$ cat design/flow/run.sh
#!/bin/bash
# the make line also repeats each setting of config.mk as NAME=value (left out here)
make -C /OpenROAD-flow-scripts/flow DESIGN_CONFIG=/design/flow/config.mk WORK_HOME=/design/flow/orfs CLKGATE_MAP_FILE= finish
$ cat design/flow/config.mk
export PLATFORM = sky130hd
export DESIGN_NAME = mod_exponent
export DESIGN_NICKNAME = mod_exponent
export VERILOG_FILES = /design/flow/design.v
export SDC_FILE = /design/flow/constraint.sdc
export NUM_CORES = 4
export LEC_CHECK = 0
export CAP_MARGIN = 20
export CORE_MARGIN = 2
export CORE_UTILIZATION = 67
export MAX_ROUTING_LAYER = met4
export PLACE_DENSITY = 0.6
export SLEW_MARGIN = 20
$ cat design/flow/constraint.sdc
create_clock -name core_clock -period 5.56 [get_ports {clk_in}]
set_input_delay 1.1120 -clock core_clock [delete_from_list [all_inputs] [get_ports {clk_in}]]
set_output_delay 1.1120 -clock core_clock [all_outputs]
set_load 0.01 [all_outputs]
$ cat design/flow/design.v
`timescale 1ns/1ps
`default_nettype none
module multiplier #(parameter WIDTH=256) (
    input wire clk_in,
    input wire rst_in,
    input wire [WIDTH-1:0] a_in,
    input wire [WIDTH-1:0] b_in,
    input wire valid_in,
    output logic [WIDTH*2-1:0] c_out,
    output logic valid_out,
    output logic busy_out
    );
    typedef enum {IDLE=0,COMPUTING=1,DONE=2} fsm_state;
    fsm_state state;
    logic [$clog2(WIDTH)-1:0] index;
    always_ff @(posedge clk_in) begin
        if (rst_in) begin
            c_out <= 0;
            index <= 0;
            state <= IDLE;
            valid_out <= 0;
            busy_out <= 0;
        end else begin
            case (state)
                IDLE: begin
                    if (valid_in) begin
                        c_out <= 0;
                        index <= 0;
                        state <= COMPUTING;
                        busy_out <= 1;
                    end
                end
                COMPUTING: begin
                    if (b_in[index] == 1'b1) begin
                        c_out <= c_out + (a_in << index);  
                    end
                    if (index == WIDTH-1) begin
                        valid_out <= 1;
                        busy_out <= 0;
                        state <= DONE;
                    end
                    index <= index+1;
                end
                DONE: begin
                    valid_out <= 0;
                    state <= IDLE;
                end
            endcase
        end
    end
endmodule
`default_nettype wire
`timescale 1ns/1ps
`default_nettype none
module mont_reduction #(parameter WIDTH=512)
    (input wire clk_in,
     input wire rst_in,
     input wire [WIDTH*2:0] x_mont,
     input wire [WIDTH-1:0] N,
     input wire [WIDTH:0] R,  
     input wire [WIDTH-1:0] N_prime,  
     input wire valid_in,
     output logic [WIDTH-1:0] x_out,
     output logic valid_out,
     output logic busy_out
    );
    logic [WIDTH:0] R_length;
    assign R_length = WIDTH;
    logic signed [WIDTH:0] m;
    logic signed [WIDTH*2:0] t;
    logic mult_valid_in, mult_valid_out, mult_busy;
    logic [WIDTH:0] mult_a, mult_b;
    logic [WIDTH*2+1:0] mult_out;
    multiplier #(.WIDTH(WIDTH+1))
     multiplier(
        .clk_in(clk_in),
        .rst_in(rst_in),
        .a_in(mult_a),
        .b_in(mult_b),
        .valid_in(mult_valid_in),
        .c_out(mult_out),
        .valid_out(mult_valid_out),
        .busy_out(mult_busy)
     );
    typedef enum  {IDLE=0,FIRST_OP=1,SETUP_SECOND=2,SECOND_OP=3,CHECK=4,DONE=5} fsm_state;
    fsm_state state;
    always_ff @(posedge clk_in) begin 
        if (rst_in) begin
            m <= 0;
            t <= 0;
            state <= IDLE;
            busy_out <= 1'b0;
            valid_out <= 1'b0;
            mult_valid_in <= 1'b0;
        end else begin
            case (state)
                IDLE: begin
                    if (valid_in) begin
                        mult_a <= x_mont[WIDTH:0];
                        mult_b <= N_prime;
                        mult_valid_in <= 1'b1;
                        state <= FIRST_OP;
                        busy_out <= 1'b1;
                    end
                end 
                FIRST_OP: begin
                    if (mult_valid_out) begin
                        state <= SETUP_SECOND;
                        m <= mult_out[WIDTH-1:0];
                    end
                    mult_valid_in <= 1'b0;
                end
                SETUP_SECOND: begin
                    mult_a <= m;
                    mult_b <= {1'b0,N};
                    mult_valid_in <= 1'b1;
                    state <= SECOND_OP;
                end
                SECOND_OP: begin
                    if (mult_valid_out) begin
                        t <= $signed({1'b0,x_mont}) - $signed(mult_out) >>> R_length;
                        state <= CHECK;
                    end
                    mult_valid_in <= 0;
                end
                CHECK: begin
                    if (t < 0) begin
                        x_out <= t + $signed({1'b0,N});
                    end else begin
                        x_out <= t[WIDTH-1:0];
                    end
                    valid_out <= 1'b1;
                    state <= DONE;
                    busy_out <= 1'b0;
                end
                DONE: begin
                    valid_out <= 1'b0;
                    state <= IDLE;
                end
            endcase       
        end
    end
endmodule
`default_nettype wire
`timescale 1ns/1ps
`default_nettype none
module mod_exponent #(parameter WIDTH = 64) (
    input wire clk_in,
    input wire rst_in,
    input wire [WIDTH-1:0] base,
    input wire [WIDTH-1:0] exponent,
    input wire [WIDTH-1:0] modulo,
    input wire [WIDTH-1:0] inv_modulo,  
    input wire [WIDTH:0] R,  
    input wire [WIDTH-1:0] start_product,  
    input wire valid_in,
    input wire ready_in,  
    output logic [WIDTH-1:0] c_out,
    output logic valid_out,
    output logic busy_out
    );
    typedef enum {IDLE=0,COMPUTING=1,DONE=2,UPDATE_PRODUCT=3,REDUCE=5,UPDATE_BASE=4,NEXT=6,LAST_REDUCTION=7,WAITING=8,MULTIPLIER_START=9,MULTIPLIER_DONE=10} states;
    states state;
    logic [WIDTH-1:0] running_product, current_base;
    logic [$clog2(WIDTH)-1:0] current_index;
    logic [WIDTH*2:0] reduce_input1, reduce_input2;
    logic [WIDTH-1:0] reduce_output1, reduce_output2;
    logic finished, finished2;  
        logic mult_valid_in, mult_valid_out, mult_busy;
    logic [WIDTH-1:0] mult_a, mult_b;
    logic [WIDTH*2-1:0] mult_out;
    multiplier #(.WIDTH(WIDTH))
     multiplier(
        .clk_in(clk_in),
        .rst_in(rst_in),
        .a_in(mult_a),
        .b_in(mult_b),
        .valid_in(mult_valid_in),
        .c_out(mult_out),
        .valid_out(mult_valid_out),
        .busy_out(mult_busy)
     );
    logic [WIDTH-1:0] mark_a, mark_b;
    logic [WIDTH*2-1:0] mark_out;
    logic markiplier_valid_in, markiplier_valid_out, markiplier_busy;
    multiplier #(.WIDTH(WIDTH))
     markiplier(.clk_in(clk_in),
                .rst_in(rst_in),
                .a_in(mark_a),
                .b_in(mark_b),
                .valid_in(markiplier_valid_in),
                .c_out(mark_out),
                .valid_out(markiplier_valid_out),
                .busy_out(markiplier_busy)
                );
    logic reduction_valid_in, reduction_valid_out, reduction_busy;
    mont_reduction #(.WIDTH(WIDTH))
     reduction(.clk_in(clk_in),
                .rst_in(rst_in),
                .x_mont(mult_out),
                .N(modulo),
                .R(R),
                .N_prime(inv_modulo),
                .valid_in(mult_valid_out),
                .x_out(reduce_output1),
                .valid_out(reduction_valid_out),
                .busy_out(reduction_busy)
     );
    logic reduction2_valid_in, reduction2_valid_out, reduction2_busy;
    mont_reduction #(.WIDTH(WIDTH))
     reduction2(.clk_in(clk_in),
                .rst_in(rst_in),
                .x_mont(mark_out),
                .N(modulo),
                .R(R),
                .N_prime(inv_modulo),
                .valid_in(markiplier_valid_out),
                .x_out(reduce_output2),
                .valid_out(reduction2_valid_out),
                .busy_out(reduction2_busy)
     );
    always_ff @(posedge clk_in) begin
        if (rst_in) begin
            running_product <= start_product;
            current_index <= 0;
            state <= IDLE;
            busy_out <= 0;
            finished <= 0;
            finished2 <= 0;
            valid_out <= 0;
            mult_valid_in <= 0;
            markiplier_valid_in <= 0;
        end else begin
            case (state)
                IDLE: begin
                    if (valid_in) begin
                        state <= COMPUTING;
                        running_product <= start_product;
                        current_index <= 0;
                        current_base <= base; 
                        busy_out <= 1;
                    end
                end 
                COMPUTING: begin
                    if (exponent[current_index] == 1) begin
                        state <= UPDATE_PRODUCT;
                    end else begin
                        state <= UPDATE_BASE;
                    end
                    finished <= 0;
                end
                UPDATE_BASE: begin
                    mult_a <= current_base;
                    mult_b <= current_base;
                    mult_valid_in <= 1'b1;
                    state <= REDUCE;
                end
                UPDATE_PRODUCT: begin
                    mult_a <= current_base;
                    mult_b <= current_base;
                    mult_valid_in <= 1'b1;
                    mark_a <= current_base;
                    mark_b <= running_product;
                    markiplier_valid_in <= 1'b1;
                    state <= REDUCE;
                end
                REDUCE: begin
                    if (exponent[current_index] == 1) begin
                        if (reduction_valid_out) begin
                            finished <= 1'b1;
                            current_base <= reduce_output1;
                        end
                        if (reduction2_valid_out) begin
                            finished2 <= 1'b1;
                            running_product <= reduce_output2;
                        end
                        if (finished == 1'b1 && finished2 == 1'b1) begin
                            state <= NEXT;
                        end
                        mult_valid_in <= 0;
                        markiplier_valid_in <= 0;
                    end else begin
                        if (reduction_valid_out) begin
                            finished <= 1'b1;
                            current_base <= reduce_output1;
                        end
                        if (finished) begin
                            state <= NEXT;
                        end
                        mult_valid_in <= 0;
                    end
                end
                NEXT: begin
                    current_index <= current_index + 1;
                    if (current_index == WIDTH-1) begin
                        state <= LAST_REDUCTION;
                    end else begin
                        state <= COMPUTING;
                    end
                    finished <= 0;
                end
                LAST_REDUCTION: begin
                    mark_a <= running_product;  
                    mark_b <= 1'b1;
                    markiplier_valid_in <= 1'b1;
                    state <= WAITING;
                end
                WAITING: begin
                    markiplier_valid_in <= 1'b0;
                    if (reduction2_valid_out) begin
                        c_out <= reduce_output2;
                        valid_out <= 1;
                        busy_out <= 0;
                        state <= DONE;
                    end
                end
                DONE: begin
                    if (ready_in) begin 
                        state <= IDLE;
                        valid_out <= 0;
                    end
                end
            endcase
        end
    end
endmodule
`default_nettype wire
==> notes.md, run 1 <==
Implementation numbers.

- The library cell with the largest summed area after synthesis reads sky130_fd_sc_hd__edfxtp_1.
- For this run, the register share of the synthesized area comes to between 30% and 40%.
- The most common cell in the synthesized netlist is sky130_fd_sc_hd__nand2_1.
- The cell count after placement reads approximately 20000.
- The number of warnings printed during yosys synthesis reads 6.
- The H-tree level count is 4.
- The cell area after technology mapping is approximately 130000 sq um.
- The I/O pin count reads between 400 and 500.
- After Yosys synthesis, AND-OR and OR-AND compound gates account for 22.6% of the synthesized area.
- The most used flip-flop cell after synthesis reads sky130_fd_sc_hd__dfxtp_1.
- The floorplan step set the die height to ~450 microns.
- The total of buffers placed on input and output ports is between 300 and 400.
- The adder-cell share of the synthesized area is between 8 and 9%.
- The synthesized netlist net count is about 17000.
- The total clock sinks is around 1600.
- The share of async-settable or async-resettable flops after synthesis reads 0%.
- In the floorplan report the effective utilization is between 60% and 70%.
- The final RePlAce weighted congestion reads 1.32.
- The floorplan has approximately 160 rows.
- The share of the synthesized area in the top cell type reads between 10% and 20%.
- Per the post-synthesis stats, the area per cell is approximately 8.5 sq um.
- The yosys synthesis chip area is between 100000 and 150000 sq um.
- By area the synthesized netlist is led by sky130_fd_sc_hd__edfxtp_1 17%, sky130_fd_sc_hd__dfxtp_1 13%, sky130_fd_sc_hd__ha_1 8.5%, sky130_fd_sc_hd__a21oi_1 6.0%, sky130_fd_sc_hd__mux2_2 5.9%.
- The post-synthesis xor/xnor area fraction reads 4.93%.
- The worst-case clock buffer depth is 3.
- The half-perimeter wire length after detailed placement reads 465000 microns.
- The simple-gate share of the synthesized area reads between 10% and 20%.
- Before CTS, the worst setup slack after placement is -0.701 ns.
- Per the CTS log, the root buffer master is sky130_fd_sc_hd__clkbuf_16.
- For reference, the top cells by count after synthesis are 1857 x sky130_fd_sc_hd__nand2_1, 1596 x sky130_fd_sc_hd__a21oi_1, 1339 x sky130_fd_sc_hd__nor2_1.
- The area fraction in mux cells is 13.5%.
- The total area inside the core boundary comes to 197000 sq um.
- Overall routing resource usage recorded by global route was between 70% and 80%.
- Yosys mapped a number of flops with a built-in enable equal to 770.
- The global route total overflow is 47.
- Per the OpenROAD floorplan log, the area of the die is a little over 200000 sq um.
- The synthesized netlist handed to floorplanning was reported with a cell count of 15600.
- The step where the flow halted is global routing (5_1_grt).
- The post-synthesis sequential element count is 1623.
- The run stopped with a tool error.
- The tally of unique sky130hd cells used after synthesis is around 110.
- The number of cells reported by Yosys stat comes to approximately 16000.
- The total clock buffers created by CTS reads about 180.
- The post-detailed-placement cell area is between 150000 and 200000 sq um.
- The horizontal die dimension is approximately 450 microns.
- The largest non-sequential cell family by area reads AND-OR/OR-AND gates.
- The first error in the log reads "[ERROR GRT-0232] Routing congestion too high. Check the congestion heatmap in the GUI".
layer usage:
metal	overflow	global-route usage, %
met2	18	92.4
met5	-	-
met3	6	65.4
met1	0	76.6
met4	23	77.9
what timing repair did:
action	in CTS
setup endpoints to repair	157
cloned	7
pin swaps	246
resized	752
buffers inserted	222
hold buffers	0
metrics by stage:
step	total power, mW	util (%)
floorplan	13.9	-
global placement	15.0	80.1
detailed placement	15.1	80.2
CTS	27.5	85.7
==> run 2, diff against run 1 <==
- CORE_UTILIZATION: 67 -> 70
- PLACE_DENSITY: 0.6 -> default
- clock period: 5.56 -> 6.22 ns (I/O delays scaled with it)
==> run 2 against run 1 <==
  * The run fails in detailed routing (5_2_route)
  * Synthesized cell count unchanged
  * Die size shrank 4.2%
  * Area after synthesis unchanged
==> notes.md, run 2 <==
Implementation numbers.

- The flow did not finish.
- The step where the flow halted is detailed routing (5_2_route).
- The first error in the log reads "[ERROR DRT-0255] Maze Route cannot find path of net _12591_ in worker of routeBox ( 386400 289800 ) ( 439470 338100 )".
- The most common cell in the synthesized netlist is sky130_fd_sc_hd__nand2_1.
- The area fraction in mux cells came to 13.5% (unchanged).
- The vertical die dimension reads 439 microns (-2.1%).
- The yosys synthesis chip area is 133000 sq um (unchanged).
- The worst-case clock buffer depth reads 3 (unchanged).
- Among the non-sequential cells, AND-OR/OR-AND gates take the most area.
- The core area is 188000 sq um (-4.5%).
- After the last repair the worst path ends at a sequential cell input.
- The number of warnings printed during yosys synthesis reads 6 (unchanged).
- The post-synthesis sequential element count is 1623 (unchanged).
- The global route total overflow reads 0.
- The number of global-route vias before repair reads roughly 130k.
- The tally of unique sky130hd cells used after synthesis is 112 (unchanged).
- The synthesized netlist net count is 16900 (unchanged).
- The post-synthesis xor/xnor area fraction reads 4.93% (unchanged).
- The share of async-settable or async-resettable flops after synthesis reads 0% (unchanged).
- The synthesized area per cell reads 8.49 sq um (unchanged).
- The overall routing resource usage is between 60% and 70%.
- The simple-gate share of the synthesized area is 15.7% (unchanged).
- The cell sitting at the root of the clock tree is a sky130_fd_sc_hd__clkbuf_16.
- The post-synthesis cell count is 15600 (unchanged).
- The overall chip area was 193000 sq um (-4.2%).
- The synthesized-area fraction occupied by ao, oa, aoi and oai cells is 22.6% (unchanged).
- The half-perimeter wire length after detailed placement reads 447000 microns (-4.0%).
- Sorting the synthesized cells by how often they occur yields 1857 x sky130_fd_sc_hd__nand2_1, 1596 x sky130_fd_sc_hd__a21oi_1, 1339 x sky130_fd_sc_hd__nor2_1.
- The final RePlAce weighted congestion is 1.20 (-9.3%).
- Looking at area per cell type in the netlist, the leader is sky130_fd_sc_hd__edfxtp_1.
- The first global-routing pass estimated a little under 900000 microns of wire.
- The I/O pin count was 455 (unchanged).
- The share of the synthesized area in the top cell type reads 17.4% (unchanged).
- The number of enable flip-flop cells is 770 (unchanged).
- The maximum number of pins on one net before global-route repair reads between 100 and 150.
- The most used flip-flop cell after synthesis reads sky130_fd_sc_hd__dfxtp_1.
- The total of buffers placed on input and output ports reads 389 (unchanged).
- The H-tree level count reads 4 (unchanged).
- By area the synthesized netlist is led by sky130_fd_sc_hd__edfxtp_1 17%, sky130_fd_sc_hd__dfxtp_1 13%, sky130_fd_sc_hd__ha_1 8.5%, sky130_fd_sc_hd__a21oi_1 6.0%, sky130_fd_sc_hd__mux2_2 5.9%.
- The initial core utilization is 70.5% (+3.2 points).
- The number of standard cells reported by yosys is 15600 (unchanged).
- The last reported worst endpoint of the global-route repair pass is markiplier.c_out[126]$_SDFFE_PP0P_/D.
- The cell count after placement is 18600 (-8.9%).
- The adder-cell share of the synthesized area reads 8.56% (unchanged).
- The post-detailed-placement cell area reads 145000 sq um (-8.3%).
- The register share after synthesis reads 30.3% (unchanged).
- The cell area after technology mapping is 133000 sq um (unchanged).
- The number of buffers inserted for hold repair after clock tree synthesis reads 0 (unchanged).
- The horizontal die dimension is 439 microns (-2.1%).
- The number of standard-cell rows in the floorplan is 159 (-2.5%).
- The initial antenna violation count reads between 150 and 200.
- The total clock buffers created by CTS reads 180 (+0.56%).
- The total clock sinks came to 1623 (unchanged).
## run 2: metal layers
| layer | global-route usage (%) |
|---|---|
| met2 | 83.6 |
| met1 | 64.8 |
| met4 | 62.9 |
| met3 | 34.6 |
| met5 | - |
## run 2: repair_timing
| action | 4_1_cts | 5_1_grt |
|---|---|---|
| gates resized | 22 | 448 |
| setup endpoints to repair | 20 | 132 |
| cloned | 0 | 6 |
| setup buffers | 3 | 65 |
| pin swaps | 0 | 82 |
## run 2: through the flow
stage,setup WS (ns),TNS [ns]
2_1_floorplan,0.0102,0
3_3_place_gp,-0.158,-0.346
3_5_place_dp,-0.180,-0.861
4_1_cts,0.0112,0
5_1_grt,-2.34,-145.07
==> run 3, diff against run 2 <==
- ABC_AREA: default -> 1
- CORE_ASPECT_RATIO: default -> 1.28
- CORE_UTILIZATION: 70 -> 30
- GPL_ROUTABILITY_DRIVEN: default -> 0
- GPL_TIMING_DRIVEN: default -> 0
- HOLD_SLACK_MARGIN: default -> 0.28
- PLACE_DENSITY: default -> 0.4
- clock period: 6.22 -> 10.0 ns (I/O delays scaled with it)
==> run 3 against run 2 <==
  * Now clean on timing, DRC and antenna
  * Area after synthesis rose by 20%
  * Synthesized cell count increased by 76%
  * Die size rose to 2.8 times the previous value
  * Global-route usage shrank 22 points
==> notes.md, run 3 <==
Notes on the flow outputs.

- With fillers left out, the area of the finished cells amounts to 181000 sq um.
- For the final database, setup skew stands at 0.103 ns.
- The half-perimeter wire length after detailed placement is 990000 microns (+120%).
- The total power divided by cell area reads ~90 nW/um^2.
- The post-detailed-placement cell area is 174000 sq um (+20%).
- The endpoint of the lowest-slack register-to-register path is reduction2.multiplier.c_out[127]$_SDFFE_PP0P_.
- The initial core utilization reads 30.1% (-40 points).
- The total of buffers placed on input and output ports is 388 (-0.26%).
- The CTS root buffer reads sky130_fd_sc_hd__clkbuf_16.
- The endpoint required time on the critical path is 10.91 ns.
- The number of enable flip-flop cells reads 770 (unchanged).
- Switching power as a fraction of the total was reported as around 28%.
- The share of async-settable or async-resettable flops after synthesis is 0% (unchanged).
- The power share of the clock group is between 40% and 50%.
- Looking at the setup timing report, the critical path kind is flip-flop to flip-flop.
- In the final report, the number of hold violations comes to 0.
- The most common cell in the synthesized netlist reads sky130_fd_sc_hd__nand2_1.
- The cell count after placement reads 34900 (+88%).
- The detail route stage leaves a number of antenna-violating nets equal to 0.
- The endpoint class of the critical path reads a flip-flop.
- The first-pass iteration count of the detailed router reads 9.
- The endpoint of the worst hold path is reported as c_out[0]$_DFFE_PP_.
- The critical path crosses 20 cells after its start point.
- The final net count is roughly 29000.
- The number of pins with negative max-slew slack in the final report reads 0.
- The highest achievable clock rate reads ~130 MHz.
- The total number of vias reads just under 200k.
- The warning total across the stage logs is ~93.
- The timing report gives the clock slew at the launch and capture registers of the worst setup and hold paths as 0.07 ns.
- The setup fix buffers added after clock tree synthesis was 0 (-3).
- The total clock sinks came to 1623 (unchanged).
- The vertical die dimension is 830 microns (+89%).
- The buffers plus inverters on the worst setup path is 4.
- The synthesized netlist net count is 28800 (+70%).
- Among all stages on the critical path, the largest delay is contributed by sky130_fd_sc_hd__o21ai_0.
- The count of fill cells added during filler insertion reads ~61000.
- For reference, the top cells by area after synthesis are sky130_fd_sc_hd__nand2_1 19%, sky130_fd_sc_hd__edfxtp_1 14%, sky130_fd_sc_hd__dfxtp_1 11%, sky130_fd_sc_hd__inv_1 8.6%, sky130_fd_sc_hd__nor2_1 8.5%.
- The register share after synthesis reads 25.1% (-5.1 points).
- For reference, the top cells by count after synthesis are 8103 x sky130_fd_sc_hd__nand2_1, 3647 x sky130_fd_sc_hd__inv_1, 3624 x sky130_fd_sc_hd__nor2_1.
- After layout, the design draws a total of around 17 mW.
- Per STA, the library cell used most along the worst path is sky130_fd_sc_hd__o21ai_0.
- The tally of unique sky130hd cells used after synthesis reads 58 (-48%).
- The number of cells on the worst reg-to-reg path is 20.
- The final cycle utilization of the critical path reads 75.1%.
- The average wire length per cell after detail routing is ~32 microns.
- The overall chip area is 539000 sq um (+180%).
- TritonCTS built the clock tree.
- The element type at the critical path start is a flip-flop.
- For reference, the critical path is launched at reduction2.multiplier.index[1]$_SDFFE_PP0P_.
- The synthesized-area fraction occupied by ao, oa, aoi and oai cells is 19.2% (-3.5 points).
- The number of standard-cell rows in the floorplan is 303 (+91%).
- The latest clock arrival within the worst-skew pair reads approximately 1.1 ns.
- The switching power is roughly 4.7 mW.
- The cell area after technology mapping is 160000 sq um (+20%).
- The number of global-route vias before repair came to 184000 (+37%).
- The number of gates given a new drive strength after cts was 0 (-100%).
- The worst setup slack after placement reads 2.88 ns (+3.06 ns).
- The worst hold path depth reads 0.
- The critical path ends at reduction2.multiplier.c_out[127]$_SDFFE_PP0P_.
- Looking at the power breakdown, sequential logic takes between 40% and 50% of the total.
- The smallest hold slack is about 0.39 ns.
- The number of warnings printed during yosys synthesis reads 6 (unchanged).
- The slack of the worst reg-to-reg path reads ~2.5 ns.
- The initial antenna violation count reads 114 (-25%).
- For this run, the leading register cell type out of synthesis is sky130_fd_sc_hd__dfxtp_1.
- The relative slew slack reads a little under an eighth.
- The overall routing resource usage came to 41.7% (-22 points).
- The total wirelength of the detailed-routed design reads 1140000 microns.
- The tally of max-capacitance violations reads 0.
- The minimum period implied by the final worst setup slack reads between 7 and 8 ns.
- The OpenROAD report gives the critical path a data arrival time of about 8.4 ns.
- The share of the synthesized area in the top cell type reads 19.0% (+1.6 points).
- Setup repair after global routing left no endpoint under its margin.
- The core area was 532000 sq um (+180%).
- The leading power group is the clock network.
- The portion of total power attributed to combinational logic is 9.2%.
- The run finished with no timing, DRC or antenna violations.
- The simple-gate share of the synthesized area was 36.2% (+20 points).
- The DRC violation total left in the routed layout is recorded as 0.
- The synthesized area per cell is 5.82 sq um (-31%).
- The number of endpoints failing setup at the final stage is 0.
- Summed over the clock group, the power is 8.07 mW.
- The H-tree level count is 4 (unchanged).
- The post-synthesis sequential element count is 1623 (unchanged).
- The maximum number of pins on one net before global-route repair is 28 (-78%).
- The global route total overflow reads 0 (unchanged).
- Traced cell by cell, the critical path runs through inv_1, buf_2, clkbuf_1, a31oi_1, o21ai_0, o21ai_0, o21ai_0, o221ai_1, ha_1, a21oi_1, o21ai_0, a21oi_1, o21ai_0, inv_1, nand2_1, a21oi_1, nand2_1, nand2_1, nand3_1, a21oi_1.
- The post-route setup TNS is 0 ns.
- The longest individual stage delay on the worst path reads between 1 and 1.5 ns.
- The finished layout reports a core utilization of between 30% and 40%.
- The biggest fanout along the worst timing path is 10.
- The timing report attributes the biggest portion of critical-path delay to AND-OR/OR-AND gates.
- The post-synthesis cell count reads 27500 (+76%).
- The horizontal die dimension is 649 microns (+48%).
- The worst-case clock buffer depth was 4 (+1).
- The origin of the worst min-delay path is reduction2.x_out[0]$_DFFE_PP_.
- The number of buffers inserted for hold repair after clock tree synthesis was 0 (unchanged).
- The I/O pin count reads 455 (unchanged).
- The number of standard cells reported by yosys came to 27500 (+76%).
- In this run the critical register-to-register path is launched from reduction2.multiplier.index[1]$_SDFFE_PP0P_.
- The worst supply voltage drop on vdd reads approximately 0.14 mV.
- The ratio of routed vias to standard cells is 5.51.
- The transition time recorded at the tightest slew-check pin is 1.31 ns.
- The adder-cell share of the synthesized area was 7.11% (-1.5 points).
- The area growth from synthesis to layout is 13.2%.
- The power drawn by the combinational cells reads roughly 1.5 mW.
- The type of the tightest min-delay check is flip-flop to flip-flop.
- The area fraction in mux cells is 0.295% (-13 points).
- The biggest area contributor in the post-synthesis netlist is sky130_fd_sc_hd__nand2_1.
- The design internal power reads between 10 and 15 mW.
- The total clock buffers created by CTS is 202 (+12%).
- The area occupied by registers is 40200 sq um.
- The critical path in the final layout is reported with a setup slack of ~2.5 ns.
- The combinational gate area reads 103000 sq um.
- The post-synthesis xor/xnor area fraction is 1.28% (-3.7 points).
- The iteration-0 DRC count of the detailed router reads approximately 21000.
- The largest non-sequential cell family by area is simple AND/OR/NAND/NOR gates.
- The leakage power reads 83.2 nW.
- The final cell count without fillers reads 35400.
- The first-pass GRT wire length reads 1510000 microns (+71%).
- The yosys synthesis chip area reads 160000 sq um (+20%).
- Sequential cells consume a total of 7.05 mW.
-- run 3: layer usage --
metal	track usage (%)	up-vias	wire length, microns
li1	-	90900	-
met1	42.5	91700	399000
met2	65.1	9429	506000
met3	7.15	3205	77700
met4	46.2	0	159000
met5	-	-	0
-- run 3: layout make-up --
| cell class | count | share of cell area (%) |
|---|---|---|
| diodes | 96 | 0.133 |
| plain buffers | 844 | 1.96 |
| clock buffers | 259 | 3.03 |
| clock inverters | 116 | 0.817 |
| inverters | 3676 | 7.62 |
| multi-input cells | 21300 | 56.6 |
| flip-flops and latches | 1623 | 22.2 |
| well taps | 7015 | 4.85 |
| repair buffers | 445 | 2.75 |
==> run 4, diff against run 3 <==
- ABC_AREA: 1 -> default
- CORE_ASPECT_RATIO: 1.28 -> 1.95
- CORE_UTILIZATION: 30 -> 44
- CTS_CLUSTER_DIAMETER: default -> 130
- GPL_ROUTABILITY_DRIVEN: 0 -> default
- GPL_TIMING_DRIVEN: 0 -> 1
- HOLD_SLACK_MARGIN: 0.28 -> default
- MAX_ROUTING_LAYER: met4 -> met5
- MIN_ROUTING_LAYER: default -> met1
- PLACE_DENSITY: 0.4 -> 0.73
- TNS_END_PERCENT: default -> 45
- clock period: 10.0 -> 7.34 ns (I/O delays scaled with it)
==> run 4 against run 3 <==
  * The run now fails in global routing (5_1_grt)
  * Die size down 43%
  * Synthesized cell count down 43%
  * Area after synthesis is 17% lower
==> notes.md, run 4 <==
Implementation numbers.

- The worst-case clock buffer depth is 4 (unchanged).
- The number of standard-cell rows in the floorplan is 281 (-7.3%).
- The adder-cell share of the synthesized area reads 8.56% (+1.5 points).
- RePlAce ended its routability-driven mode at a weighted congestion of between 1 and 1.5.
- The most used flip-flop cell after synthesis reads sky130_fd_sc_hd__dfxtp_1.
- The horizontal die dimension is 397 microns (-39%).
- The post-synthesis xor/xnor area fraction reads 4.93% (+3.7 points).
- The global route total overflow is around 2600.
- The total clock buffers created by CTS is 177 (-12%).
- After synthesis, the largest family of logic cells by area is AND-OR/OR-AND gates.
- The simple-gate share of the synthesized area is 15.7% (-20 points).
- The vertical die dimension is 771 microns (-7.1%).
- The I/O pin count is 455 (unchanged).
- The synthesized netlist net count reads 16900 (-41%).
- The H-tree level count is 4 (unchanged).
- The most common cell in the synthesized netlist reads sky130_fd_sc_hd__nand2_1.
- Ranked by total cell area, the synthesized netlist is headed by sky130_fd_sc_hd__edfxtp_1 17%, sky130_fd_sc_hd__dfxtp_1 13%, sky130_fd_sc_hd__ha_1 8.5%, sky130_fd_sc_hd__a21oi_1 6.0%, sky130_fd_sc_hd__mux2_2 5.9%.
- The overall chip area is 306000 sq um (-43%).
- The total clock sinks is 1623 (unchanged).
- The yosys synthesis chip area is 133000 sq um (-17%).
- The number of enable flip-flop cells is 770 (unchanged).
- The cell count after placement is 21000 (-40%).
- The number of warnings printed during yosys synthesis reads 6 (unchanged).
- The run stopped with a tool error.
- The post-synthesis sequential element count was 1623 (unchanged).
- The number of buffers inserted for hold repair after clock tree synthesis is 0 (unchanged).
- The library cell with the largest summed area after synthesis is sky130_fd_sc_hd__edfxtp_1.
- The share of async-settable or async-resettable flops after synthesis is 0% (unchanged).
- The synthesized-area fraction occupied by ao, oa, aoi and oai cells is 22.6% (+3.5 points).
- The first error in the log reads "[ERROR GRT-0116] Global routing finished with congestion. Check the congestion regions in the DRC Viewer".
- The initial core utilization is 44.2% (+14 points).
- The cell area after technology mapping is 133000 sq um (-17%).
- Sorting the synthesized cells by how often they occur yields 1857 x sky130_fd_sc_hd__nand2_1, 1596 x sky130_fd_sc_hd__a21oi_1, 1339 x sky130_fd_sc_hd__nor2_1.
- The synthesized area per cell came to 8.49 sq um (+46%).
- The share of the synthesized area in the top cell type reads 17.4% (-1.6 points).
- The area fraction in mux cells came to 13.5% (+13 points).
- The post-synthesis cell count is 15600 (-43%).
- The register share after synthesis reads 30.3% (+5.1 points).
- The overall routing resource usage reads 72.9%.
- The tally of unique sky130hd cells used after synthesis reads 112 (+93%).
- The number of standard cells reported by yosys reads 15600 (-43%).
- The worst setup slack after placement is -0.459 ns (-3.34 ns).
- The core area came to 300000 sq um (-44%).
- The total of buffers placed on input and output ports is 389 (+0.26%).
- The half-perimeter wire length after detailed placement is 718000 microns (-27%).
- The step where the flow halted is global routing (5_1_grt).
- The cell sitting at the root of the clock tree is a sky130_fd_sc_hd__clkbuf_16.
## run 4: metal layers
| metal | track usage [%] | overflow |
|---|---|---|
| met5 | 22.0 | 0 |
| met4 | 79.2 | 836 |
| met3 | 54.2 | 8 |
| met2 | 95.2 | 1742 |
| met1 | 67.8 | 5 |
## run 4: timing repair
item                       in CTS
buffers inserted                1
setup endpoints to repair      11
pin swaps                       2
resized                        15
## run 4: per-stage QoR
| step | area, sq um | setup TNS [ns] | hold slack [ns] |
|---|---|---|---|
| detailed placement | 154000 | -1.81 | 0.433 |
| floorplan | 133000 | -126.62 | 0.391 |
| CTS | 160000 | -0.00711 | 0.444 |
| global placement | 154000 | -2.23 | 0.426 |
==> run 5, diff against run 4 <==
- CORE_ASPECT_RATIO: 1.95 -> default
- CORE_UTILIZATION: 44 -> 60
- CTS_CLUSTER_DIAMETER: 130 -> default
- CTS_CLUSTER_SIZE: default -> 98
- GPL_TIMING_DRIVEN: 1 -> default
- MAX_ROUTING_LAYER: met5 -> default
- MIN_ROUTING_LAYER: met1 -> default
- PLACE_DENSITY: 0.73 -> default
- PLACE_DENSITY_LB_ADDON: default -> 0.0
- TNS_END_PERCENT: 45 -> default
- clock period: 7.34 -> 4.86 ns (I/O delays scaled with it)
==> run 5 against run 4 <==
  * The flow again stops in global routing (5_1_grt)
  * Area after synthesis stayed put
  * Die size down 27%
  * Synthesized cell count stayed put
==> notes.md, run 5 <==
Implementation numbers.

- The vertical die dimension reads 474 microns (-38%).
- The global route total overflow is between 500 and 600.
- The overall chip area reads 225000 sq um (-27%).
- The share of the synthesized area in the top cell type is 17.4% (unchanged).
- The synthesized-area fraction occupied by ao, oa, aoi and oai cells was 22.6% (unchanged).
- By area the synthesized netlist is led by sky130_fd_sc_hd__edfxtp_1 17%, sky130_fd_sc_hd__dfxtp_1 13%, sky130_fd_sc_hd__ha_1 8.5%, sky130_fd_sc_hd__a21oi_1 6.0%, sky130_fd_sc_hd__mux2_2 5.9%.
- By count the netlist is led by 1857 x sky130_fd_sc_hd__nand2_1, 1596 x sky130_fd_sc_hd__a21oi_1, 1339 x sky130_fd_sc_hd__nor2_1.
- The library cell with the largest summed area after synthesis reads sky130_fd_sc_hd__edfxtp_1.
- The most used flip-flop cell after synthesis is sky130_fd_sc_hd__dfxtp_1.
- The H-tree level count came to 4 (unchanged).
- It got as far as global routing (5_1_grt) and failed there.
- The initial core utilization came to 60.4% (+16 points).
- The tool reported: "[ERROR GRT-0232] Routing congestion too high. Check the congestion heatmap in the GUI".
- The simple-gate share of the synthesized area is 15.7% (unchanged).
- The synthesized area per cell is 8.49 sq um (unchanged).
- The half-perimeter wire length after detailed placement is 521000 microns (-28%).
- The overall routing resource usage reads about 77%.
- The largest non-sequential cell family by area is AND-OR/OR-AND gates.
- The core area came to 220000 sq um (-27%).
- The post-synthesis sequential element count reads 1623 (unchanged).
- The yosys synthesis chip area reads 133000 sq um (unchanged).
- The number of standard-cell rows in the floorplan came to 172 (-39%).
- The area fraction in mux cells is 13.5% (unchanged).
- The post-synthesis xor/xnor area fraction was 4.93% (unchanged).
- The total of buffers placed on input and output ports reads 389 (unchanged).
- The I/O pin count reads 455 (unchanged).
- The register share after synthesis reads 30.3% (unchanged).
- The horizontal die dimension is 474 microns (+19%).
- The CTS root buffer is sky130_fd_sc_hd__clkbuf_16.
- The total clock buffers created by CTS reads 178 (+0.56%).
- The cell area after technology mapping is 133000 sq um (unchanged).
- The synthesized netlist net count was 16900 (unchanged).
- The share of async-settable or async-resettable flops after synthesis is 0% (unchanged).
- The most common cell in the synthesized netlist is sky130_fd_sc_hd__nand2_1.
- The post-synthesis cell count reads 15600 (unchanged).
- The total clock sinks is 1623 (unchanged).
- The worst-case clock buffer depth came to 3 (-1).
- The run stopped with a tool error.
- The tally of unique sky130hd cells used after synthesis came to 112 (unchanged).
- The number of standard cells reported by yosys reads 15600 (unchanged).
- The number of warnings printed during yosys synthesis was 6 (unchanged).
- The adder-cell share of the synthesized area reads 8.56% (unchanged).
- The number of enable flip-flop cells is 770 (unchanged).
- The final RePlAce weighted congestion is 1.21 (+0.79%).
- The number of buffers inserted for hold repair after clock tree synthesis is 0 (unchanged).
-- run 5: metrics by stage --
step	std cells	setup slack (ns)	area, sq um	total power [mW]
after floorplan	15600	-0.637	135000	15.9
after global placement	21800	-1.09	167000	17.4
after detailed placement	21800	-1.26	167000	17.5
after CTS	22200	-0.918	177000	31.9
-- run 5: timing repair --
action	CTS
pin swaps	170
setup buffers	156
hold endpoints to repair	0
endpoints found under the setup margin	352
gates cloned	6
resized	583
-- run 5: routing by layer --
layer / track usage, % / overflow
met1: 77.2 / 54
met5: 40.1 / 4
met2: 93.4 / 250
met4: 76.3 / 166
met3: 60.1 / 63
==> run 6, diff against run 5 <==
- ABC_AREA: default -> 0
- CAP_MARGIN: 20 -> 40
- CELL_PAD_IN_SITES_DETAIL_PLACEMENT: default -> 0
- CELL_PAD_IN_SITES_GLOBAL_PLACEMENT: default -> 0
- CORE_UTILIZATION: 60 -> 68
- CTS_CLUSTER_SIZE: 98 -> default
- GPL_ROUTABILITY_DRIVEN: default -> 1
- MAX_ROUTING_LAYER: default -> met4
- PLACE_DENSITY_LB_ADDON: 0.0 -> default
- SETUP_SLACK_MARGIN: default -> 1.91
- TNS_END_PERCENT: default -> 90
- clock period: 4.86 -> 6.88 ns (I/O delays scaled with it)
==> run 6 against run 5 <==
  * The flow again stops in global routing (5_1_grt)
  * Synthesized cell count unchanged
  * Area after synthesis is the same
  * Die size is 12% lower
==> notes.md, run 6 <==
Implementation numbers.

- The tally of unique sky130hd cells used after synthesis came to 112 (unchanged).
- The number of buffers inserted for hold repair after clock tree synthesis is 0 (unchanged).
- The total clock buffers created by CTS reads 184 (+3.4%).
- The overall routing resource usage is 78.6%.
- The area fraction in mux cells reads 13.5% (unchanged).
- The simple-gate share of the synthesized area reads 15.7% (unchanged).
- The synthesized-area fraction occupied by ao, oa, aoi and oai cells is 22.6% (unchanged).
- The number of standard cells reported by yosys is 15600 (unchanged).
- The number of enable flip-flop cells reads 770 (unchanged).
- The total clock sinks reads 1623 (unchanged).
- The horizontal die dimension reads 446 microns (-6.0%).
- The number of warnings printed during yosys synthesis is 6 (unchanged).
- In the synthesized netlist the dominant register cell turns out to be sky130_fd_sc_hd__dfxtp_1.
- The overall chip area is 199000 sq um (-12%).
- The synthesized area per cell reads 8.49 sq um (unchanged).
- Ranked by total cell area, the synthesized netlist is headed by sky130_fd_sc_hd__edfxtp_1 17%, sky130_fd_sc_hd__dfxtp_1 13%, sky130_fd_sc_hd__ha_1 8.5%, sky130_fd_sc_hd__a21oi_1 6.0%, sky130_fd_sc_hd__mux2_2 5.9%.
- The post-synthesis cell count reads 15600 (unchanged).
- The run stopped with a tool error.
- The synthesized netlist net count is 16900 (unchanged).
- The register share after synthesis is 30.3% (unchanged).
- The share of the synthesized area in the top cell type is 17.4% (unchanged).
- The cell area after technology mapping reads 133000 sq um (unchanged).
- The share of async-settable or async-resettable flops after synthesis reads 0% (unchanged).
- The adder-cell share of the synthesized area was 8.56% (unchanged).
- The global route total overflow is 27.
- The vertical die dimension reads 446 microns (-6.0%).
- The step where the flow halted is global routing (5_1_grt).
- The half-perimeter wire length after detailed placement is 436000 microns (-16%).
- The H-tree level count reads 4 (unchanged).
- The final RePlAce weighted congestion was 1.21 (-0.38%).
- The post-synthesis xor/xnor area fraction is 4.93% (unchanged).
- The total of buffers placed on input and output ports is 389 (unchanged).
- The most common cell in the synthesized netlist reads sky130_fd_sc_hd__nand2_1.
- The library cell with the largest summed area after synthesis is sky130_fd_sc_hd__edfxtp_1.
- The worst-case clock buffer depth came to 3 (unchanged).
- The core area reads 194000 sq um (-12%).
- By area, the combinational part of the netlist is dominated by AND-OR/OR-AND gates.
- The post-synthesis sequential element count is 1623 (unchanged).
- The commonest cells after synthesis are 1857 x sky130_fd_sc_hd__nand2_1, 1596 x sky130_fd_sc_hd__a21oi_1, 1339 x sky130_fd_sc_hd__nor2_1.
- The CTS root buffer reads sky130_fd_sc_hd__clkbuf_16.
- The number of standard-cell rows in the floorplan came to 162 (-5.8%).
- The I/O pin count is 455 (unchanged).
- The tool reported: "[ERROR GRT-0232] Routing congestion too high. Check the congestion heatmap in the GUI".
- The yosys synthesis chip area reads 133000 sq um (unchanged).
- The initial core utilization reads 68.3% (+7.9 points).
-- run 6: per-layer routing --
layer  global-route usage (%)  GRT overflow
met5                        -             -
met4                     74.5            11
met3                     66.2            12
met2                     92.0             3
met1                     76.7             1
-- run 6: repair_timing --
action,in CTS
pin swaps,543
gates cloned,15
setup buffers,835
endpoints found under the setup margin,402
resized,2102
-- run 6: per-stage QoR --
stage	std cells	instance area (sq um)	total power [mW]	worst slack [ns]
after CTS	19100	162000	22.6	0.955
after detailed placement	17900	140000	12.0	0.333
after global placement	17900	140000	12.0	0.381
after floorplan	15600	134000	11.2	1.38
==> run 7, diff against run 6 <==
- ABC_AREA: 0 -> default
- CAP_MARGIN: 40 -> 20
- CELL_PAD_IN_SITES_DETAIL_PLACEMENT: 0 -> default
- CELL_PAD_IN_SITES_GLOBAL_PLACEMENT: 0 -> default
- CORE_UTILIZATION: 68 -> 70
- CTS_CLUSTER_DIAMETER: default -> 77
- GPL_ROUTABILITY_DRIVEN: 1 -> default
- MAX_ROUTING_LAYER: met4 -> default
- SETUP_SLACK_MARGIN: 1.91 -> 2.0
- TNS_END_PERCENT: 90 -> default
- clock period: 6.88 -> 7.48 ns (I/O delays scaled with it)
==> run 7 against run 6 <==
  * The flow again stops in global routing (5_1_grt)
  * Synthesized cell count unchanged
  * Die size decreased by 2.8%
  * Area after synthesis unchanged
==> notes.md, run 7 <==
Implementation numbers.

- The run stopped with a tool error.
- The step where the flow halted reads global routing (5_1_grt).
- The tool reported: "[ERROR GRT-0232] Routing congestion too high. Check the congestion heatmap in the GUI".
- The horizontal die dimension reads 439 microns (-1.4%).
- The core area is 188000 sq um (-3.2%).
- The share of the synthesized area in the top cell type is 17.4% (unchanged).
- The I/O pin count was 455 (unchanged).
- The total clock buffers created by CTS is 181 (-1.6%).
- The overall chip area reads 193000 sq um (-2.8%).
- The library cell with the largest summed area after synthesis is sky130_fd_sc_hd__edfxtp_1.
- The vertical die dimension reads 439 microns (-1.4%).
- The area fraction in mux cells came to 13.5% (unchanged).
- The CTS root buffer is sky130_fd_sc_hd__clkbuf_16.
- The final RePlAce weighted congestion reads 1.17 (-3.0%).
- By instance count, the leading cell after synthesis is sky130_fd_sc_hd__nand2_1.
- The yosys synthesis chip area reads 133000 sq um (unchanged).
- The synthesis report names the predominant flop master as sky130_fd_sc_hd__dfxtp_1.
- The tally of unique sky130hd cells used after synthesis came to 112 (unchanged).
- The total clock sinks is 1623 (unchanged).
- The synthesized netlist net count reads 16900 (unchanged).
- In the post-synthesis netlist, the biggest area contributors are sky130_fd_sc_hd__edfxtp_1 17%, sky130_fd_sc_hd__dfxtp_1 13%, sky130_fd_sc_hd__ha_1 8.5%, sky130_fd_sc_hd__a21oi_1 6.0%, sky130_fd_sc_hd__mux2_2 5.9%.
- The largest non-sequential cell family by area reads AND-OR/OR-AND gates.
- The post-detailed-placement cell area was 138000 sq um (-1.0%).
- The adder-cell share of the synthesized area reads 8.56% (unchanged).
- The share of async-settable or async-resettable flops after synthesis reads 0% (unchanged).
- The synthesized area per cell was 8.49 sq um (unchanged).
- The number of enable flip-flop cells is 770 (unchanged).
- The global route total overflow reads 138.
- The initial core utilization reads 70.5% (+2.2 points).
- The post-synthesis cell count came to 15600 (unchanged).
- The number of buffers inserted for hold repair after clock tree synthesis reads 0 (unchanged).
- The number of warnings printed during yosys synthesis reads 6 (unchanged).
- The number of standard-cell rows in the floorplan reads 159 (-1.9%).
- The synthesized-area fraction occupied by ao, oa, aoi and oai cells reads 22.6% (unchanged).
- The register share after synthesis came to 30.3% (unchanged).
- The worst-case clock buffer depth was 3 (unchanged).
- The overall routing resource usage reads approximately 70%.
- The cell area after technology mapping was 133000 sq um (unchanged).
- The post-synthesis sequential element count is 1623 (unchanged).
- The simple-gate share of the synthesized area was 15.7% (unchanged).
- The number of standard cells reported by yosys reads 15600 (unchanged).
- The H-tree level count came to 4 (unchanged).
- The total of buffers placed on input and output ports is 389 (unchanged).
- The half-perimeter wire length after detailed placement is 431000 microns (-1.3%).
- Counting instances in the post-synthesis netlist gives the leading cell types as 1857 x sky130_fd_sc_hd__nand2_1, 1596 x sky130_fd_sc_hd__a21oi_1, 1339 x sky130_fd_sc_hd__nor2_1.
- The post-synthesis xor/xnor area fraction is 4.93% (unchanged).
run 7: routing by layer:
| layer | overflow | global-route usage [%] |
|---|---|---|
| met1 | 4 | 71.3 |
| met5 | 0 | 27.1 |
| met4 | 66 | 67.7 |
| met3 | 4 | 51.0 |
| met2 | 64 | 88.4 |
run 7: through the flow:
stage | util, % | setup slack, ns | power, mW | instances
after floorplan | - | 1.99 | 10.3 | 15600
after global placement | 73.5 | 0.748 | 11.0 | 17800
after detailed placement | 73.5 | 0.539 | 11.1 | 17800
after CTS | 81.5 | 1.65 | 20.4 | 18600
run 7: repair_timing:
| action | 4_1_cts |
|---|---|
| pin swaps | 274 |
| gates resized | 1258 |
| gates cloned | 12 |
| buffers inserted | 429 |
| setup endpoints to repair | 301 |
==> run 8, diff against run 7 <==
- CORE_ASPECT_RATIO: default -> 2.0
- CORE_UTILIZATION: 70 -> 43
- CTS_CLUSTER_DIAMETER: 77 -> 65
- CTS_CLUSTER_SIZE: default -> 33
- GPL_ROUTABILITY_DRIVEN: default -> 1
- MIN_ROUTING_LAYER: default -> met1
- PLACE_DENSITY_LB_ADDON: default -> 0.15
- SETUP_SLACK_MARGIN: 2.0 -> default
- SLEW_MARGIN: 20 -> 5
- TNS_END_PERCENT: default -> 90
- clock period: 7.48 -> 12.1 ns (I/O delays scaled with it)
==> run 8 against run 7 <==
  * The flow again stops in global routing (5_1_grt)
  * Synthesized cell count unchanged
  * Area after synthesis stayed put
  * Die size increased by 62%
==> notes.md, run 8 <==
Implementation numbers.

- The run stopped with a tool error.
- It got as far as global routing (5_1_grt) and failed there.
- The first error in the log reads "[ERROR GRT-0116] Global routing finished with congestion. Check the congestion regions in the DRC Viewer".
- Per the GRT congestion report, total overflow comes to about 850.
- The post-synthesis cell count is 15600 (unchanged).
- The core area is 307000 sq um (+63%).
- The cell area after technology mapping reads 133000 sq um (unchanged).
- The number of standard-cell rows in the floorplan is 288 (+81%).
- The I/O pin count reads 455 (unchanged).
- The number of warnings printed during yosys synthesis is 6 (unchanged).
- Global routing consumed, over all layers together, roughly three fifths of the routing resources.
- The main area contributors are sky130_fd_sc_hd__edfxtp_1 17%, sky130_fd_sc_hd__dfxtp_1 13%, sky130_fd_sc_hd__ha_1 8.5%, sky130_fd_sc_hd__a21oi_1 6.0%, sky130_fd_sc_hd__mux2_2 5.9%.
- The adder-cell share of the synthesized area is 8.56% (unchanged).
- The overall chip area is 313000 sq um (+62%).
- The number of enable flip-flop cells is 770 (unchanged).
- The most used flip-flop cell after synthesis reads sky130_fd_sc_hd__dfxtp_1.
- The horizontal die dimension reads 397 microns (-9.7%).
- The post-synthesis xor/xnor area fraction is 4.93% (unchanged).
- The register share after synthesis reads 30.3% (unchanged).
- The number of buffers inserted for hold repair after clock tree synthesis reads 0 (unchanged).
- The vertical die dimension reads 790 microns (+80%).
- The area fraction in mux cells reads 13.5% (unchanged).
- The final RePlAce weighted congestion reads 1.18 (about the same).
- The library cell with the largest summed area after synthesis reads sky130_fd_sc_hd__edfxtp_1.
- The most common cell in the synthesized netlist reads sky130_fd_sc_hd__nand2_1.
- Yosys shows that the main logic family after synthesis is AND-OR/OR-AND gates.
- The H-tree level count is 3 (-1).
- The yosys synthesis chip area is 133000 sq um (unchanged).
- The post-synthesis sequential element count is 1623 (unchanged).
- The commonest cells after synthesis are 1857 x sky130_fd_sc_hd__nand2_1, 1596 x sky130_fd_sc_hd__a21oi_1, 1339 x sky130_fd_sc_hd__nor2_1.
- The number of gates given a new drive strength after cts reads 0 (-100%).
- The worst-case clock buffer depth reads 3 (unchanged).
- The simple-gate share of the synthesized area reads 15.7% (unchanged).
- The number of standard cells reported by yosys is 15600 (unchanged).
- In this run the clock root is driven by a sky130_fd_sc_hd__clkbuf_16.
- The post-detailed-placement cell area came to 141000 sq um (+1.9%).
- The initial core utilization came to 43.2% (-27 points).
- The synthesized netlist net count came to 16900 (unchanged).
- The share of async-settable or async-resettable flops after synthesis was 0% (unchanged).
- The setup fix buffers added after clock tree synthesis reads 0 (-100%).
- The share of the synthesized area in the top cell type is 17.4% (unchanged).
- The total of buffers placed on input and output ports reads 389 (unchanged).
- The half-perimeter wire length after detailed placement is 671000 microns (+56%).
- The tally of unique sky130hd cells used after synthesis is 112 (unchanged).
- The total clock sinks came to 1623 (unchanged).
- The synthesized area per cell was 8.49 sq um (unchanged).
- The total clock buffers created by CTS was 118 (-35%).
- The synthesized-area fraction occupied by ao, oa, aoi and oai cells came to 22.6% (unchanged).
==> run 8: per-layer routing <==
layer,overflow,GRT usage (%)
met1,1,54.5
met2,536,89.0
met3,4,32.3
met4,305,71.0
met5,0,9.74
==> run 8: through the flow <==
stage,TNS [ns],setup WS (ns),std cells,power (mW)
after floorplan,-115.39,-0.447,15600,6.38
after CTS,0,2.75,19600,12.1
after detailed placement,0,2.81,19400,7.03
after global placement,0,2.79,19400,7.03
==> run 9, diff against run 8 <==
- ABC_AREA: default -> 1
- CAP_MARGIN: 20 -> 0
- CORE_ASPECT_RATIO: 2.0 -> default
- CORE_UTILIZATION: 43 -> 72
- CTS_CLUSTER_DIAMETER: 65 -> default
- CTS_CLUSTER_SIZE: 33 -> 10
- GPL_ROUTABILITY_DRIVEN: 1 -> default
- MIN_ROUTING_LAYER: met1 -> default
- PLACE_DENSITY: default -> 0.39
- PLACE_DENSITY_LB_ADDON: 0.15 -> default
- SETUP_SLACK_MARGIN: default -> 1.57
- SLEW_MARGIN: 5 -> 20
- TNS_END_PERCENT: 90 -> 10
- clock period: 12.1 -> 5.36 ns (I/O delays scaled with it)
==> run 9 against run 8 <==
  * The flow again stops in global routing (5_1_grt)
  * Die size down 28%
  * Synthesized cell count up 76%
  * Area after synthesis up 20%
==> notes.md, run 9 <==
Implementation numbers.

- The most frequently used library cell after synthesis is sky130_fd_sc_hd__nand2_1.
- The register share after synthesis reads 25.1% (-5.1 points).
- The total of buffers placed on input and output ports was 389 (unchanged).
- The core area reads 221000 sq um (-28%).
- The number of warnings printed during yosys synthesis is 6 (unchanged).
- The H-tree level count is 4 (+1).
- The post-detailed-placement cell area was 167000 sq um (+19%).
- The tally of unique sky130hd cells used after synthesis reads 58 (-48%).
- The number of standard cells reported by yosys is 27500 (+76%).
- The share of the synthesized area in the top cell type is 19.0% (+1.6 points).
- The number of buffers inserted for hold repair after clock tree synthesis is 0 (unchanged).
- The overall routing resource usage reads about 90%.
- The initial core utilization was 72.2% (+29 points).
- The horizontal die dimension is 475 microns (+20%).
- The total clock sinks reads 1623 (unchanged).
- The yosys synthesis chip area is 160000 sq um (+20%).
- The vertical die dimension reads 475 microns (-40%).
- The share of async-settable or async-resettable flops after synthesis is 0% (unchanged).
- The simple-gate share of the synthesized area reads 36.2% (+20 points).
- The adder-cell share of the synthesized area was 7.11% (-1.5 points).
- The half-perimeter wire length after detailed placement reads 630000 microns (-6.1%).
- The overall chip area reads 226000 sq um (-28%).
- The cell area after technology mapping reads 160000 sq um (+20%).
- The synthesized-area fraction occupied by ao, oa, aoi and oai cells is 19.2% (-3.5 points).
- Per the synthesis report, the dominant area consumer among library cells is sky130_fd_sc_hd__nand2_1.
- The post-synthesis xor/xnor area fraction reads 1.28% (-3.7 points).
- The number of standard-cell rows in the floorplan is 173 (-40%).
- By count the netlist is led by 8103 x sky130_fd_sc_hd__nand2_1, 3647 x sky130_fd_sc_hd__inv_1, 3624 x sky130_fd_sc_hd__nor2_1.
- The I/O pin count was 455 (unchanged).
- The tool reported: "[ERROR GRT-0116] Global routing finished with congestion. Check the congestion regions in the DRC Viewer".
- The total clock buffers created by CTS is 197 (+67%).
- The run stopped with a tool error.
- The largest non-sequential cell family by area reads simple AND/OR/NAND/NOR gates.
- The final RePlAce weighted congestion reads 1.44 (+23%).
- The synthesized area per cell reads 5.82 sq um (-31%).
- The area fraction in mux cells came to 0.295% (-13 points).
- The step where the flow halted is global routing (5_1_grt).
- The worst-case clock buffer depth is 3 (unchanged).
- The global route total overflow reads around 4100.
- Yosys attributes the largest share of cell area to sky130_fd_sc_hd__nand2_1 19%, sky130_fd_sc_hd__edfxtp_1 14%, sky130_fd_sc_hd__dfxtp_1 11%, sky130_fd_sc_hd__inv_1 8.6%, sky130_fd_sc_hd__nor2_1 8.5%.
- The post-synthesis sequential element count came to 1623 (unchanged).
- The post-synthesis cell count is 27500 (+76%).
- The number of enable flip-flop cells is 770 (unchanged).
- The most used flip-flop cell after synthesis reads sky130_fd_sc_hd__dfxtp_1.
- Per the CTS log, the root buffer master is sky130_fd_sc_hd__clkbuf_16.
- The synthesized netlist net count is 28800 (+70%).
-- run 9: routing by layer --
layer	overflow	GRT usage [%]
met5	42	63.2
met1	209	87.9
met2	2417	101
met4	1174	90.0
met3	243	80.9
-- run 9: metrics by stage --
step / setup WS, ns / instances / power (mW) / hold slack, ns / util (%)
after floorplan: 0.546 / 27500 / 14.7 / 0.396 / -
after global placement: 0.466 / 30300 / 15.8 / 0.402 / 75.5
after detailed placement: 0.474 / 30300 / 15.8 / 0.431 / 75.5
after CTS: 1.18 / 31000 / 29.0 / 0.452 / 84.3
-- run 9: timing repair --
item                                     CTS
pin swaps                                616
buffers inserted                         318
resized                                 3098
gates cloned                              31
endpoints found under the setup margin   529
==> run 10, diff against run 9 <==
- ABC_AREA: 1 -> default
- CAP_MARGIN: 0 -> 20
- CORE_UTILIZATION: 72 -> 30
- CTS_CLUSTER_SIZE: 10 -> default
- PLACE_DENSITY: 0.39 -> 0.4
- SETUP_SLACK_MARGIN: 1.57 -> 0.72
- TNS_END_PERCENT: 10 -> default
- clock period: 5.36 -> 8.75 ns (I/O delays scaled with it)
==> run 10 against run 9 <==
  * The run now finishes clean
  * Die size rose by 98%
  * Area after synthesis decreased by 17%
  * Synthesized cell count fell by 43%
==> notes.md, run 10 <==
Notes on the flow outputs.

- The worst supply voltage drop on vdd reads around 0.18 mV.
- The worst hold path depth reads 2.
- The sum of internal, switching and leakage power reads approximately 19 mW.
- The clock skew reads ~0.13 ns.
- The number of cells traversed by the worst register-to-register path is 24.
- Listed in order, past its start point the critical path passes buf_6, mux2_2, mux2i_1, mux2i_1, mux2i_1, nor2_1, nor2_1, o22ai_1, ha_1, nand2_1, nor2_1, nand2_1, nor4_1, o31ai_1, a21oi_1, and3b_1, a31oi_1, o21ai_1, nor3b_1, a31oi_1, o31ai_1, a311oi_1, xnor2_1, a22o_1.
- Summed over the clock group, the power is roughly 9.5 mW.
- The global-route track usage on met2 is approximately 47%.
- The flow ran to the end and the layout has no timing, DRC or antenna violations.
- The global routing stage identified its most utilized layer as met2.
- Per report_power, the Combinational row totals between 1 and 1.5 mW.
- The initial antenna violation count reads between 80 and 90.
- In this run the register-to-register setup slack is between 1 and 1.5 ns.
- The number of pins with negative max-slew slack in the final report is 0.
- By area the synthesized netlist is led by sky130_fd_sc_hd__edfxtp_1 17%, sky130_fd_sc_hd__dfxtp_1 13%, sky130_fd_sc_hd__ha_1 8.5%, sky130_fd_sc_hd__a21oi_1 6.0%, sky130_fd_sc_hd__mux2_2 5.9%.
- The ratio of routed vias to standard cells is between 5 and 6.
- The largest non-sequential cell family by area reads AND-OR/OR-AND gates.
- The number of enable flip-flop cells reads 770 (unchanged).
- The pin closest to its max-slew limit shows a slew of roughly 1.2 ns.
- The power report lists cell-internal power as ~14 mW.
- Summing over the stages, the warning tally comes to between 100 and 150.
- The tally of unique sky130hd cells used after synthesis came to 112 (+93%).
- The simple-gate share of the synthesized area reads 15.7% (-20 points).
- The switching power is just under 5 mW.
- The number of global-route vias before repair was 117000.
- The leading power group reads the clock network.
- The wire length recorded after detailed routing is 652000 microns.
- The CTS tree reads done.
- The portion of total power attributed to combinational logic reads 7.1%.
- The area fraction in mux cells is 13.5% (+13 points).
- The commonest cells after synthesis are 1857 x sky130_fd_sc_hd__nand2_1, 1596 x sky130_fd_sc_hd__a21oi_1, 1339 x sky130_fd_sc_hd__nor2_1.
- The longest individual stage delay on the worst path reads ~0.75 ns.
- The final RePlAce weighted congestion is 0.966 (-33%).
- The maximum number of pins on one net before global-route repair is approximately 130.
- The area growth from synthesis to layout is 13.3%.
- The number of buffers inserted for hold repair after clock tree synthesis is 0 (unchanged).
- Per the timing report, the biggest fanout along the worst path comes to roughly 46.
- The endpoint required time on the critical path reads roughly 9.6 ns.
- The share of async-settable or async-resettable flops after synthesis is 0% (unchanged).
- The later pin in the worst-skew pair is clocked with a latency of 1.00 ns.
- The first-pass GRT wire length is around 900000 microns.
- The overall chip area is 448000 sq um (+98%).
- The global-route met1 utilization is 36.1%.
- In the CTS report, the clock slew at the register clock pins of the worst setup and hold paths is listed as roughly 0.07 ns.
- The tally of max-capacitance violations reads 0.
- Summed over all sequential cells, the power is 8.12 mW.
- The part of the power in registers is a little over two fifths.
- The met3 track demand over resource reads 3.71%.
- The half-perimeter wire length after detailed placement reads 535000 microns (-15%).
- The total clock sinks reads 1623 (unchanged).
- Following the worst setup path forward leads to its endpoint at multiplier.c_out[126]$_SDFFE_PP0P_.
- The average wire length per cell after detail routing reads about 30 microns.
- The library cell with the largest summed area after synthesis reads sky130_fd_sc_hd__edfxtp_1.
- The adder-cell share of the synthesized area came to 8.56% (+1.5 points).
- The slack of the critical path reads 1.10 ns.
- The total overflow left after global routing is 0.
- The register share after synthesis reads 30.3% (+5.1 points).
- The share of the synthesized area in the top cell type is 17.4% (-1.6 points).
- In the final design database the tool counted 16800 nets.
- The largest delay contributor family on the critical path is AND-OR/OR-AND gates.
- The number of standard cells reported by yosys is 15600 (-43%).
- The total clock buffers created by CTS is 216 (+9.6%).
- The synthesized netlist net count is 16900 (-41%).
- Subtracting the final worst setup slack from the clock period gives approximately 7.7 ns.
- In this run the tightest slew margin relative to its limit is roughly 16%.
- The total power divided by cell area reads about 130 nW/um^2.
- The final hold violation count is 0.
- The horizontal die dimension was 669 microns (+41%).
- For reference, the critical path is launched at multiplier.index[1]$_SDFFE_PP0P_.
- The net switching share of the total power reads 26.2%.
- The count of nets left with antenna violations after detail routing is 0.
- The cell type of the slowest stage on the worst timing path is sky130_fd_sc_hd__dfxtp_4.
- Setup repair after global routing left no endpoint under its margin.
- The core area reads 441000 sq um (+99%).
- The final design utilization reads 34.1%.
- The post-synthesis cell count came to 15600 (-43%).
- The buffers plus inverters on the worst setup path is 1.
- Per the timing report, the achievable frequency comes out to 131 MHz.
- The endpoint class of the critical path is a flip-flop.
- The I/O pin count is 455 (unchanged).
- The total of buffers placed on input and output ports reads 389 (unchanged).
- The worst-case clock buffer depth is 4 (+1).
- The number of endpoints failing setup at the final stage is 0.
- The launching point of the worst reg2reg path is multiplier.index[1]$_SDFFE_PP0P_.
- The number of standard-cell rows in the floorplan was 244 (+41%).
- The synthesized area per cell is 8.49 sq um (+46%).
- Hold analysis lists the worst path endpoint as reduction2.m[7]$_SDFFE_PP0P_.
- The power share of the clock group is 50.1%.
- The number of warnings printed during yosys synthesis reads 6 (unchanged).
- The total number of vias is roughly 120k.
- The H-tree level count came to 4 (unchanged).
- The post-synthesis xor/xnor area fraction reads 4.93% (+3.7 points).
- The cell area after technology mapping is 133000 sq um (-17%).
- The STA report counts the stages on the worst setup path as 24.
- The most used flip-flop cell after synthesis is sky130_fd_sc_hd__dfxtp_1.
- The worst setup slack after placement is 1.14 ns (+0.664 ns).
- The origin of the worst min-delay path is reduction2.m[7]$_SDFFE_PP0P_.
- The leakage component of the power was reported as approximately 59 nW.
- The yosys synthesis chip area is 133000 sq um (-17%).
- The vertical die dimension reads 669 microns (+41%).
- The post-synthesis sequential element count reads 1623 (unchanged).
- The type of the tightest min-delay check is flip-flop to flip-flop.
- The initial core utilization is 30.1% (-42 points).
- The synthesized-area fraction occupied by ao, oa, aoi and oai cells is 22.6% (+3.5 points).
- The first-pass iteration count of the detailed router reads 6.
- In the post-synthesis netlist, the cell with the most instances is sky130_fd_sc_hd__nand2_1.
- The data arrival time of the worst path is roughly 8.5 ns.
- The start-to-end type of the worst setup path is flip-flop to flip-flop.
- OpenROAD reports that the post-layout worst path occupies approximately 87% of the period.
- The remaining routing DRC violations is 0.
- STA classifies the critical path startpoint as a flip-flop.
- The overall routing resource usage is around 28%.
- The iteration-0 DRC count of the detailed router reads 11100.
- The endpoint of the lowest-slack register-to-register path is multiplier.c_out[126]$_SDFFE_PP0P_.
- The cell sitting at the root of the clock tree is a sky130_fd_sc_hd__clkbuf_16.
run 10: stage by stage:
stage                     setup TNS [ns]  instance area (sq um)  std cells  hold WS, ns
final                                  0                 150000      21700        0.451
after global routing                   0                 150000      21600        0.464
after CTS                              0                 150000      21600        0.452
after detailed placement               0                 143000      21200        0.443
after global placement                 0                 143000      21200        0.438
after floorplan                  -831.99                 133000      15600        0.391
run 10: layer usage:
metal	part of all wire, %	wire length [microns]
met5	0.021	136
met4	5.0	32300
met3	5.4	35400
met2	47	307000
met1	43	277000
run 10: timing repair:
item / in CTS / in global routing
endpoints found under the setup margin: 0 / 5
setup buffers: 0 / 2
gates resized: 0 / 3
hold endpoints to repair: 0 / 0
run 10: cell type report:
class / instances / area (sq um)
Timing Repair Buffer: 672 / 6180
Multi-Input combinational cell: 12500 / 86900
Sequential cell: 1623 / 40300
Tap cell: 5904 / 7390
Clock buffer: 274 / 5930
Fill cell: 46800 / 291000
Clock inverter: 129 / 1390
Antenna cell: 34 / 85.1
Inverter: 578 / 2170
Power and IR drop assume default switching activity.
